// main
module main(
	input clk,
	input rst,
	input echo,
	input canal_serial_receptor,
	output canal_serial_transmisor,
	output servo1,
	output servo2,
	output servo3,
	output servo4,
	output servo5,
	output [7:0] leds,
	output trig,
	output [7:0] seg,
	output [3:0] an
    );
Size in the first run: about 5,200 cells after synthesis, about 0.037 mm^2 of cells after synthesis.
==> flow/config.mk <==
export PLATFORM = sky130hd
export DESIGN_NAME = main
export DESIGN_NICKNAME = main
export VERILOG_FILES = /design/flow/design.v
export SDC_FILE = /design/flow/constraint.sdc
export NUM_CORES = 4
export LEC_CHECK = 0
export ABC_AREA = 1
export CAP_MARGIN = 20
export CELL_PAD_IN_SITES_GLOBAL_PLACEMENT = 2
export CORE_ASPECT_RATIO = 0.55
export CORE_MARGIN = 3
export CORE_UTILIZATION = 55
export CTS_CLUSTER_DIAMETER = 233
export CTS_CLUSTER_SIZE = 72
export MAX_ROUTING_LAYER = met4
export PLACE_DENSITY_LB_ADDON = 0.28
export SLEW_MARGIN = 20
export TNS_END_PERCENT = 100
==> flow/constraint.sdc <==
create_clock -name core_clock -period 10.0 [get_ports {clk}]
set_input_delay 2.0000 -clock core_clock [delete_from_list [all_inputs] [get_ports {clk}]]
set_output_delay 2.0000 -clock core_clock [all_outputs]
set_load 0.01 [all_outputs]
run.sh (not shown) runs the stock make flow with config.mk's settings and CLKGATE_MAP_FILE=.
The starting point aborted during global placement without I/O (FLW-0024).
Edit:
==> flow/config.mk (replaced) <==
export PLATFORM = sky130hd
export DESIGN_NAME = main
export DESIGN_NICKNAME = main
export VERILOG_FILES = /design/flow/design.v
export SDC_FILE = /design/flow/constraint.sdc
export NUM_CORES = 4
export LEC_CHECK = 0
export CAP_MARGIN = 20
export CORE_MARGIN = 2
export CORE_UTILIZATION = 66
export CTS_CLUSTER_SIZE = 14
export SLEW_MARGIN = 20
==> flow/constraint.sdc (replaced) <==
create_clock -name core_clock -period 6.5 [get_ports {clk}]
set_input_delay 1.3000 -clock core_clock [delete_from_list [all_inputs] [get_ports {clk}]]
set_output_delay 1.3000 -clock core_clock [all_outputs]
set_load 0.01 [all_outputs]
The changed run completed without violations; synthesized area went up slightly; die area went down by about a fifth; synthesized cell count fell by roughly a tenth.
Edit:
--- a/flow/config.mk
+++ b/flow/config.mk
@@ -7,0 +8 @@
+export ABC_AREA = 0
@@ -9,3 +10,12 @@
-export CORE_MARGIN = 2
-export CORE_UTILIZATION = 66
-export CTS_CLUSTER_SIZE = 14
+export CELL_PAD_IN_SITES_DETAIL_PLACEMENT = 1
+export CELL_PAD_IN_SITES_GLOBAL_PLACEMENT = 3
+export CORE_MARGIN = 6
+export CORE_UTILIZATION = 52
+export CTS_CLUSTER_DIAMETER = 376
+export CTS_CLUSTER_SIZE = 87
+export GPL_ROUTABILITY_DRIVEN = 0
+export GPL_TIMING_DRIVEN = 0
+export HOLD_SLACK_MARGIN = -0.02
+export MAX_ROUTING_LAYER = met4
+export MIN_ROUTING_LAYER = met2
+export PLACE_DENSITY = 0.93
==> flow/constraint.sdc (replaced) <==
create_clock -name core_clock -period 4.42 [get_ports {clk}]
set_input_delay 0.8840 -clock core_clock [delete_from_list [all_inputs] [get_ports {clk}]]
set_output_delay 0.8840 -clock core_clock [all_outputs]
set_load 0.01 [all_outputs]
=>
- The new run stopped in global placement without I/O, error GPL-0301
- die area rises by 34%
- synthesized area is unchanged
- synthesized cell count does not change

========
main again, from the RTL that the note above started with.
// main
module main(
	input clk,
	input rst,
	input echo,
	input canal_serial_receptor,
	output canal_serial_transmisor,
	output servo1,
	output servo2,
	output servo3,
	output servo4,
	output servo5,
	output [7:0] leds,
	output trig,
	output [7:0] seg,
	output [3:0] an
    );
clock: 10.0 ns
lec_check: 0
abc_area: 1
cap_margin: 20
cell_pad_in_sites_global_placement: 2
core_aspect_ratio: 0.55
core_margin: 3
core_utilization: 55
cts_cluster_diameter: 233
cts_cluster_size: 72
gpl_routability_driven: 0
gpl_timing_driven: 0
max_routing_layer: met5
place_density_lb_addon: 0.28
slew_margin: 20
tns_end_percent: 100
The first run failed in global placement without I/O with FLW-0024.
==> next run, changes <==
==> flow/config.mk (replaced) <==
export PLATFORM = sky130hd
export DESIGN_NAME = main
export DESIGN_NICKNAME = main
export VERILOG_FILES = /design/flow/design.v
export SDC_FILE = /design/flow/constraint.sdc
export NUM_CORES = 4
export LEC_CHECK = 0
export CAP_MARGIN = 30
export CELL_PAD_IN_SITES_GLOBAL_PLACEMENT = 0
export CORE_MARGIN = 2
export CORE_UTILIZATION = 72
export CTS_CLUSTER_SIZE = 56
export MAX_ROUTING_LAYER = met4
export PLACE_DENSITY = 0.66
export SLEW_MARGIN = 25
export TNS_END_PERCENT = 85
==> flow/constraint.sdc (replaced) <==
create_clock -name core_clock -period 4.2 [get_ports {clk}]
set_input_delay 0.8400 -clock core_clock [delete_from_list [all_inputs] [get_ports {clk}]]
set_output_delay 0.8400 -clock core_clock [all_outputs]
set_load 0.01 [all_outputs]
Now the flow reached the layout checks and failed them: setup timing.
Die size falls by 24%.
Area after synthesis rose by 0.54%.
Synthesized cell count falls by 10%.
==> next run, changes <==
==> flow/config.mk (replaced) <==
export PLATFORM = sky130hd
export DESIGN_NAME = main
export DESIGN_NICKNAME = main
export VERILOG_FILES = /design/flow/design.v
export SDC_FILE = /design/flow/constraint.sdc
export NUM_CORES = 4
export LEC_CHECK = 0
export CAP_MARGIN = 20
export CORE_MARGIN = 2
export CORE_UTILIZATION = 72
export CTS_CLUSTER_DIAMETER = 313
export CTS_CLUSTER_SIZE = 14
export SETUP_SLACK_MARGIN = -0.32
export SLEW_MARGIN = 20
==> flow/constraint.sdc (replaced) <==
create_clock -name core_clock -period 4.27 [get_ports {clk}]
set_input_delay 0.8540 -clock core_clock [delete_from_list [all_inputs] [get_ports {clk}]]
set_output_delay 0.8540 -clock core_clock [all_outputs]
set_load 0.01 [all_outputs]
The new run finished with setup timing left.
Count of clock-buffer cells in the layout decreases by 36.
Final area went down by 3.0%.
Die size does not change.
Power shrinks by 16%.
Register-to-register slack improves by 130 ps.
First-iteration DRC count shrinks by 0.30%.
Hold slack is about the same.
Flip-flop count does not change.
Area after synthesis is unchanged.
Synthesized cell count is unchanged.
Global-route usage decreases by 1.8 points.
Power and IR drop assume default switching activity.
